==> build 39 <==
## CONV
module CONV(
	input			clk,               
	input			reset,             
	output reg		busy,	            
	input			ready,	            
	output reg[11:0]	iaddr,            
	input signed[19:0]	idata,            
	output reg 	     cwr,              
	output reg[11:0] 	caddr_wr,         
	output reg[19:0] 	cdata_wr,         
	output reg	 crd,               
	output reg[11:0]	caddr_rd,         
	input	[19:0]		cdata_rd,         
	output reg[2:0] 	csel              
);
clock: 7.76 ns
lec_check: 0
cap_margin: 20
core_aspect_ratio: 0.9
core_margin: 2
core_utilization: 72
gpl_routability_driven: 1
max_routing_layer: met4
place_density_lb_addon: 0.01
setup_slack_margin: 1.32
slew_margin: 20
tns_end_percent: 5
run.sh (not shown) runs the stock make flow with config.mk's settings and CLKGATE_MAP_FILE=.
==> trial 41: changes against build 39 <==
Settings changed: CORE_ASPECT_RATIO 0.9 to not set, GPL_ROUTABILITY_DRIVEN 1 to not set, MAX_ROUTING_LAYER met4 to not set, PLACE_DENSITY_LB_ADDON 0.01 to not set, SETUP_SLACK_MARGIN 1.32 to 1.62, TNS_END_PERCENT 5 to not set.
==> flow/constraint.sdc (replaced) <==
create_clock -name core_clock -period 5.58 [get_ports {clk}]
set_input_delay 1.1160 -clock core_clock [delete_from_list [all_inputs] [get_ports {clk}]]
set_output_delay 1.1160 -clock core_clock [all_outputs]
set_load 0.01 [all_outputs]
==> build 62: changes against build 39 <==
Settings changed: CTS_CLUSTER_DIAMETER set to 31, PLACE_DENSITY_LB_ADDON 0.01 to 0.26, SETUP_SLACK_MARGIN 1.32 to 0.91.
==> flow/constraint.sdc (replaced) <==
create_clock -name core_clock -period 7.53 [get_ports {clk}]
set_input_delay 1.5060 -clock core_clock [delete_from_list [all_inputs] [get_ports {clk}]]
set_output_delay 1.5060 -clock core_clock [all_outputs]
set_load 0.01 [all_outputs]
==> comparison table <==
| quantity | trial 41 | build 39 | build 62 |
|---|---|---|---|
| Sw Share | - | 44.4% | 45.6% |
| Number of instances on the worst hold path | - | 2 | 1 |
| Number of non-clock inverters | - | 656 | 656 |
| Stage-log warning count | - | 50 | 51 |
| Count of final hold-check violations | - | 0 | 0 |
| CLK BUF | - | 21 | 17 |
| Most area-hungry cell class in the final design | - | logic gates | logic gates |
| Status | did not finish | failed layout checks | failed layout checks |
| Last stage reached | global routing | - | - |
| Reasons for failing layout checks | - | setup timing | setup timing |
| Fraction of area in non-clock buffers | - | 7.27% | 9.73% |
| Width of the die | 194 um | 204 um | 204 um |
| Crit share post-route | - | 100% | 106% |
| Die height | 194 um | 184 um | 184 um |
| Row cnt | 69 | 65 | 65 |
| Largest power group | - | combinational cells | combinational cells |
| Count of fill cells added during filler insertion | - | 2093 | 1822 |
| CTS tree | - | done | done |
| Critical Path Stages | - | 29 | 30 |
| CP max stage cell | - | fa_1 | fa_2 |
| Sequential cells | - | 182 | 182 |
| Achievable Freq | - | 128 MHz | 125 MHz |

---

==> inputs of amber <==
==> flow/design.v <==
module CONV(
	input			clk,               
	input			reset,             
	output reg		busy,	            
	input			ready,	            
	output reg[11:0]	iaddr,            
	input signed[19:0]	idata,            
	output reg 	     cwr,              
	output reg[11:0] 	caddr_wr,         
	output reg[19:0] 	cdata_wr,         
	output reg	 crd,               
	output reg[11:0]	caddr_rd,         
	input	[19:0]		cdata_rd,         
	output reg[2:0] 	csel              
);
parameter signed bias = 40'h0013100000;    
parameter signed K0_0 = 20'h0A89E;         
parameter signed K0_1 = 20'h092D5;         
parameter signed K0_2 = 20'h06D43;         
parameter signed K0_3 = 20'h01004;         
parameter signed K0_4 = 20'hF8F71;         
parameter signed K0_5 = 20'hF6E54;         
parameter signed K0_6 = 20'hFA6D7;         
parameter signed K0_7 = 20'hFC834;         
parameter signed K0_8 = 20'hFAC19;         
parameter IDLE       = 3'd0;    
parameter READ_CONV  = 3'd1;    
parameter WRITE_L0   = 3'd2;    
parameter DELAY1     = 3'd3;    
parameter READ_L0    = 3'd4;    
parameter WRITE_L1   = 3'd5;    
parameter DELAY2     = 3'd6;    
parameter FINISH     = 3'd7;    
reg [5:0] x, y, L1_x, L1_y;             
reg [3:0] counter_kdata, counter_kaddr;   
reg [2:0] counter_layer1;	            
reg [2:0] current_state, next_state;    
reg signed [19:0] Kernel;               
reg signed [39:0] conv_sum;             
reg signed [19:0] idata_tmp;            
wire signed [39:0] data_conv;
wire signed [19:0] conv_result;
assign data_conv = Kernel * idata_tmp;              
assign conv_result[19:0] = conv_sum[35:16] + conv_sum[15];   
always@(*) begin
	case(counter_kdata)
		4'd1: Kernel = K0_0;
		4'd2: Kernel = K0_1;
		4'd3: Kernel = K0_2;
		4'd4: Kernel = K0_3;
		4'd5: Kernel = K0_4;
		4'd6: Kernel = K0_5;
		4'd7: Kernel = K0_6;
		4'd8: Kernel = K0_7;
		4'd9: Kernel = K0_8;
		default: Kernel = 0;
	endcase
end
always@(posedge clk or posedge reset) begin
	if(reset) 
		current_state <= IDLE;
	else 
		current_state <= next_state;
end
always @(*) begin
	case (current_state)
		IDLE:       next_state = (ready) ? READ_CONV : IDLE;
		READ_CONV:  next_state = (counter_kdata == 4'd10) ? WRITE_L0 : READ_CONV;  
		WRITE_L0:   next_state = DELAY1;
		DELAY1:     next_state = (x == 6'd0 && y == 6'd0) ? READ_L0 : READ_CONV;
		READ_L0:    next_state = (counter_layer1 == 3'd4) ? WRITE_L1 : READ_L0;
		WRITE_L1:   next_state = DELAY2;
		DELAY2:     next_state = (L1_x == 6'd0 && L1_y == 6'd0) ? FINISH : READ_L0;
		FINISH:     next_state = FINISH;
		default:    next_state = IDLE;
	endcase
end
always@(posedge clk or posedge reset) begin
	if(reset) begin 
		iaddr <= 12'd0;
	end else if(current_state == READ_CONV) begin 
		case(counter_kaddr)
			4'd0: iaddr <= (y-1)*64 + x-1;
			4'd1: iaddr <= (y-1)*64 + x;
			4'd2: iaddr <= (y-1)*64 + x+1;
			4'd3: iaddr <= y*64 + x-1;
			4'd4: iaddr <= y*64 + x;		 
			4'd5: iaddr <= y*64 + x+1;		
			4'd6: iaddr <= (y+1)*64 + x-1;
			4'd7: iaddr <= (y+1)*64 + x;
			4'd8: iaddr <= (y+1)*64 + x+1;
			default: iaddr <= iaddr;
		endcase
	end
end
always@(posedge clk or posedge reset) begin
	if(reset) 
		counter_kaddr <= 4'd0;
	else if(current_state == READ_CONV) 
		counter_kaddr <= counter_kaddr + 4'd1;
	else 
		counter_kaddr <= counter_kaddr;
end
always@(posedge clk or posedge reset) begin
	if(reset) 
		idata_tmp <= 0;
	else if(current_state == READ_CONV) begin
		case(counter_kdata)
			4'd0: idata_tmp <= (x == 0 || y == 0) ? 20'd0 : idata;
			4'd1: idata_tmp <= (y == 0) ? 20'd0 : idata;
			4'd2: idata_tmp <= (x == 63 || y == 0) ? 20'd0 : idata;
			4'd3: idata_tmp <= (x == 0) ? 20'd0 : idata;
			4'd4: idata_tmp <= idata;
			4'd5: idata_tmp <= (x == 63) ? 20'd0 : idata;
			4'd6: idata_tmp <= (x == 0 || y == 63) ? 20'd0 : idata;
			4'd7: idata_tmp <= (y == 63) ? 20'd0 : idata;
			4'd8: idata_tmp <= (x == 63 || y == 63) ? 20'd0 : idata;
			default: idata_tmp <= idata_tmp;
		endcase
	end 
end
always@(posedge clk or posedge reset) begin
	if(reset) 
		conv_sum <= 40'd0;
	else if(current_state == READ_CONV) begin
		if(counter_kdata == 0) 
			conv_sum <= 40'd0;
		else if(counter_kdata == 10)     
			conv_sum <= conv_sum + bias;
		else  
			conv_sum <= conv_sum + data_conv;  
	end
end
always@(posedge clk or posedge reset) begin
	if(reset) 
		busy <= 0;
	else if(ready) 
		busy <= 1; 
	else if(current_state == FINISH) 
		busy <= 0;
end
always@(posedge clk or posedge reset) begin
	if(reset) 
		cwr <= 1'd0;
	else if(current_state == WRITE_L0 || current_state == WRITE_L1)
		cwr <= 1'd1;
	else 
		cwr <= 1'd0;
end
always@(posedge clk or posedge reset) begin
	if(reset) 
		crd <= 1'd0;
	else if(current_state == READ_L0) 
		crd <= 1'd1;
	else 
		crd <= 1'd0;
end
always@(posedge clk or posedge reset) begin
	if(reset) 
		csel <= 3'b000;
	else if(current_state == WRITE_L0) 
		csel <= 3'b001;
	else if(current_state == WRITE_L1) 
		csel <= 3'b011;
	else if(current_state == READ_L0) 
		csel <= 3'b001;
	else 
		csel <= csel;
end
always@(posedge clk or posedge reset) begin
	if(reset) 
		caddr_rd <= 12'd0;
	else if(current_state == READ_L0) begin
		case(counter_layer1)
			3'd0: caddr_rd <= L1_y*64 + L1_x;
			3'd1: caddr_rd <= L1_y*64 + L1_x+1;
			3'd2: caddr_rd <= (L1_y+1)*64 + L1_x;
			3'd3: caddr_rd <= (L1_y+1)*64 + L1_x+1;
		endcase 
	end
end
always@(posedge clk or posedge reset) begin
	if(reset) 
		caddr_wr <= 0;
	else if(current_state == WRITE_L0)  
		caddr_wr <= y * 64 + x; 
	else if(current_state == WRITE_L1)  
		caddr_wr <= (L1_y/2) * 32 + (L1_x/2);  
end
reg signed [19:0] current_max;
always@(posedge clk or posedge reset) begin
	if(reset) begin
		cdata_wr <= 20'd0;
		current_max <= 20'd0; 
	end else begin
		case(current_state)
			WRITE_L0:  
				cdata_wr <= (conv_sum[39]) ? 20'd0 : conv_result;
			READ_L0: begin				
				if(counter_layer1 == 3'd1) begin	 
					current_max <= cdata_rd; 		 
				end else begin
					current_max <= (cdata_rd > current_max) ? cdata_rd : current_max;
				end
			end
			WRITE_L1: begin
				cdata_wr <= current_max;
				current_max <= 20'h00000;  
			end
			default: begin
			end
		endcase
	end
end
always@(posedge clk or posedge reset) begin
	if(reset) begin
		x <= 6'd0; 
		y <= 6'd0;
	end else if(current_state == WRITE_L0) begin
		if(x == 6'd63) begin  
			x <= 6'd0;
			y <= y + 6'd1;
		end else begin
			x <= x + 6'd1;
		end
	end
end
always@(posedge clk or posedge reset) begin
	if(reset) begin
		L1_x <= 6'd0; 
		L1_y <= 6'd0;
	end else if(current_state == WRITE_L1) begin
		if(L1_x == 6'd62) begin
			L1_x <= 0;
			L1_y <= L1_y + 2;
		end else begin
			L1_x <= L1_x + 2;
		end
	end
end
always@(posedge clk or posedge reset) begin
	if(reset) 
		counter_kdata <= 4'd0;
	else 
		counter_kdata <= counter_kaddr;
end
always@(posedge clk or posedge reset) begin
	if(reset) 
		counter_layer1 <= 0;
	else if(current_state == READ_L0) 
		counter_layer1 <= counter_layer1 + 3'd1;
	else 
		counter_layer1 <= 0;
end
endmodule
==> flow/run.sh <==
#!/bin/bash
# the make line also repeats each setting of config.mk as NAME=value (left out here)
make -C /OpenROAD-flow-scripts/flow DESIGN_CONFIG=/design/flow/config.mk WORK_HOME=/design/flow/orfs CLKGATE_MAP_FILE= finish
==> flow/config.mk <==
export PLATFORM = sky130hd
export DESIGN_NAME = CONV
export DESIGN_NICKNAME = CONV
export VERILOG_FILES = /design/flow/design.v
export SDC_FILE = /design/flow/constraint.sdc
export NUM_CORES = 4
export LEC_CHECK = 0
export ABC_AREA = 1
export CAP_MARGIN = 0
export CORE_MARGIN = 2
export CORE_UTILIZATION = 72
export CTS_CLUSTER_SIZE = 14
export PLACE_DENSITY = 0.42
export SETUP_SLACK_MARGIN = 0.22
export SLEW_MARGIN = 20
export TNS_END_PERCENT = 30
==> flow/constraint.sdc <==
create_clock -name core_clock -period 4.55 [get_ports {clk}]
set_input_delay 0.9100 -clock core_clock [delete_from_list [all_inputs] [get_ports {clk}]]
set_output_delay 0.9100 -clock core_clock [all_outputs]
set_load 0.01 [all_outputs]
==> indigo (differences from amber) <==
ABC_AREA = default   (was 1)
CAP_MARGIN = 20   (was 0)
CORE_UTILIZATION = 64   (was 72)
CTS_CLUSTER_SIZE = 97   (was 14)
PLACE_DENSITY = default   (was 0.42)
SETUP_SLACK_MARGIN = default   (was 0.22)
TNS_END_PERCENT = default   (was 30)
==> flow/constraint.sdc (replaced) <==
create_clock -name core_clock -period 8.79 [get_ports {clk}]
set_input_delay 1.7580 -clock core_clock [delete_from_list [all_inputs] [get_ports {clk}]]
set_output_delay 1.7580 -clock core_clock [all_outputs]
set_load 0.01 [all_outputs]
==> results <==
	amber	indigo
Site row count	70	73
Share of the synthesized area in the top cell type	0.322	0.336
Complex-gate fraction of the synthesized area	0.0744	0.106
Number of gates resized after CTS	254	0
Number of cells in the yosys synthesis report	3472	2857
Post-synthesis mux area share	0	0.0134
Yosys cell types	63	76
Instance count after placement with tap cells included	4303	3380
Synthesized area	27000 um^2	25900 um^2
Outcome	stopped before the end	complete, no violations
Stage where the flow stopped	global routing (5_1_grt)	-
Final estimated routing congestion in global placement	1.07	0.919
Post-CTS Setup Repair Bufs	29	0
Post-Syn Instances	3472	2857
Seq share, synth	0.169	0.176
Initial cell density of the core	0.734	0.651
Horizontal extent of the die	198 um	205 um
Hpwl dp	70300 um	51300 um
Post-Syn Area per Cell	7.78 um^2	9.07 um^2

---

==> run F: inputs <==
// CONV: RTL as listed in full above, without the edits since
clock: 6.62 ns
lec_check: 0
cap_margin: 20
core_margin: 2
core_utilization: 68
hold_slack_margin: -0.08
slew_margin: 20
==> run M (differences from run F) <==
- CAP_MARGIN: 20 -> 5
- CORE_UTILIZATION: 68 -> 72
- SETUP_SLACK_MARGIN: not set -> -0.64
==> flow/constraint.sdc (replaced) <==
create_clock -name core_clock -period 6.53 [get_ports {clk}]
set_input_delay 1.3060 -clock core_clock [delete_from_list [all_inputs] [get_ports {clk}]]
set_output_delay 1.3060 -clock core_clock [all_outputs]
set_load 0.01 [all_outputs]
==> run C (differences from run F) <==
- CORE_UTILIZATION: 68 -> 35
- CTS_CLUSTER_DIAMETER: not set -> 140
- CTS_CLUSTER_SIZE: not set -> 28
- HOLD_SLACK_MARGIN: -0.08 -> not set
==> flow/constraint.sdc (replaced) <==
create_clock -name core_clock -period 8.0 [get_ports {clk}]
set_input_delay 1.6000 -clock core_clock [delete_from_list [all_inputs] [get_ports {clk}]]
set_output_delay 1.6000 -clock core_clock [all_outputs]
set_load 0.01 [all_outputs]
==> qor summary <==
Power density cells: run F 220 mW/mm^2; run M 229 mW/mm^2; run C 166 mW/mm^2
Share of total power in sequential cells: run F 0.221; run M 0.221; run C 0.262
Worst stage delay on the critical path: run F 560 ps; run M 720 ps; run C 660 ps
Hold wc startpoint: run F current_state[0]; run M current_state[7]; run C current_state[7]
Number of buffers inserted to repair setup after CTS: run F 30; run M 30; run C 0
Tot Pwr: run F 6910 uW; run M 7100 uW; run C 4870 uW
Pre-antenna DRT Iters: run F 7; run M 17; run C 16
Capturing point of the worst reg2reg path: run F conv_sum[32]; run M conv_sum[20]; run C conv_sum[36]
# fillers: run F 2,068; run M 1,640; run C 7,295
ANT cells: run F 2; run M 5; run C 0
Sequential cell area: run F 0.00456 mm^2; run M 0.00456 mm^2; run C 0.00456 mm^2
Resized Gates After CTS: run F 190; run M 113; run C 0
Clock Power: run F 1100 uW; run M 1140 uW; run C 978 uW
Clock tree buffer count of the final layout: run F 18; run M 17; run C 17
Vias per Instance: run F 6.01; run M 6.71; run C 4.93
Result of the run: run F finished with violations; run M finished with violations; run C no timing/DRC/antenna violations
Reasons for failing layout checks: run F setup timing; run M setup timing; run C -
GR Layer Usage met2: run F 0.660; run M 0.717; run C 0.307
Cell depth of the worst hold path: run F 1; run M 2; run C 2
Endpoint arrival time on the critical path: run F 8100 ps; run M 9630 ps; run C 8190 ps
Measured slew at the worst slew-check pin: run F 1070 ps; run M 1090 ps; run C 1190 ps
Clock network fraction of total power: run F 0.160; run M 0.160; run C 0.201
Register-to-register setup slack: run F -1120 ps; run M -2750 ps; run C 160 ps
Core ar.: run F 0.0376 mm^2; run M 0.0355 mm^2; run C 0.0731 mm^2

---

==> inputs of v12 <==
Starts from the design.v that is shown in full above.
==> flow/config.mk <==
export PLATFORM = sky130hd
export DESIGN_NAME = CONV
export DESIGN_NICKNAME = CONV
export VERILOG_FILES = /design/flow/design.v
export SDC_FILE = /design/flow/constraint.sdc
export NUM_CORES = 4
export LEC_CHECK = 0
export CAP_MARGIN = 20
export CORE_MARGIN = 2
export CORE_UTILIZATION = 46
export CTS_CLUSTER_DIAMETER = 308
export CTS_CLUSTER_SIZE = 98
export SLEW_MARGIN = 20
==> flow/constraint.sdc <==
create_clock -name core_clock -period 8.0 [get_ports {clk}]
set_input_delay 1.6000 -clock core_clock [delete_from_list [all_inputs] [get_ports {clk}]]
set_output_delay 1.6000 -clock core_clock [all_outputs]
set_load 0.01 [all_outputs]
==> inputs of v22, as changes to v12 <==
- ABC_AREA: default -> 1
- CAP_MARGIN: 20 -> 40
- CELL_PAD_IN_SITES_DETAIL_PLACEMENT: default -> 2
- CORE_ASPECT_RATIO: default -> 1.32
- CORE_UTILIZATION: 46 -> 41
- CTS_CLUSTER_DIAMETER: 308 -> 335
- CTS_CLUSTER_SIZE: 98 -> 48
- GPL_ROUTABILITY_DRIVEN: default -> 0
- GPL_TIMING_DRIVEN: default -> 0
- MAX_ROUTING_LAYER: default -> met4
- MIN_ROUTING_LAYER: default -> met2
- SLEW_MARGIN: 20 -> 40
- TNS_END_PERCENT: default -> 95
==> inputs of v26, as changes to v12 <==
- CORE_UTILIZATION: 46 -> 35
- CTS_CLUSTER_DIAMETER: 308 -> 140
- CTS_CLUSTER_SIZE: 98 -> 52
- PLACE_DENSITY: default -> 0.4
==> qor summary <==
Result of the run: v26 no timing/DRC/antenna violations; v22 aborted with a tool error; v12 no timing/DRC/antenna violations
Failing step: v26 -; v22 global routing; v12 -
Number of cells after detailed placement: v26 3893; v22 4457; v12 3640
Worst setup path endpoint: v26 conv_sum[32]; v22 -; v12 conv_sum[34]
Postcts setup bufs: v26 1; v22 36; v12 1
Simple-Gate Fraction of Synth Area: v26 13.46%; v22 20.06%; v12 13.46%
# rows: v26 99; v22 108; v12 86
Worst clock skew: v26 0.02193 ns; v22 -; v12 0.01269 ns
Clock Power Share: v26 18.8%; v22 -; v12 18.4%
CTS resizes: v26 8; v22 206; v12 6
Cell leakage power: v26 14.83 nW; v22 -; v12 14.76 nW
ClkCell Share: v26 2.129%; v22 -; v12 2.011%
Total die area: v26 0.07621 mm^2; v22 0.06798 mm^2; v12 0.05823 mm^2
FA/HA/MAJ Cells, Area Fraction: v26 42.07%; v22 40.34%; v12 42.07%
VDD IR-drop max: v26 0.1776 mV; v22 -; v12 0.2126 mV
Avg Synthesized Cell Area: v26 9.068 um^2; v22 7.781 um^2; v12 9.068 um^2
Startpoint types: v26 register; v22 -; v12 register
Crit path top cell by count: v26 sky130_fd_sc_hd__fa_1; v22 -; v12 sky130_fd_sc_hd__fa_1
Setup WS pre-CTS: v26 -0.1920 ns; v22 -1.867 ns; v12 -0.1235 ns
Reported sequential group power: v26 0.00130 W; v22 -; v12 0.00128 W
Max incr delay on CP: v26 0.64 ns; v22 -; v12 0.62 ns
Power figures rest on the tool's default switching activity, not on a simulated workload.
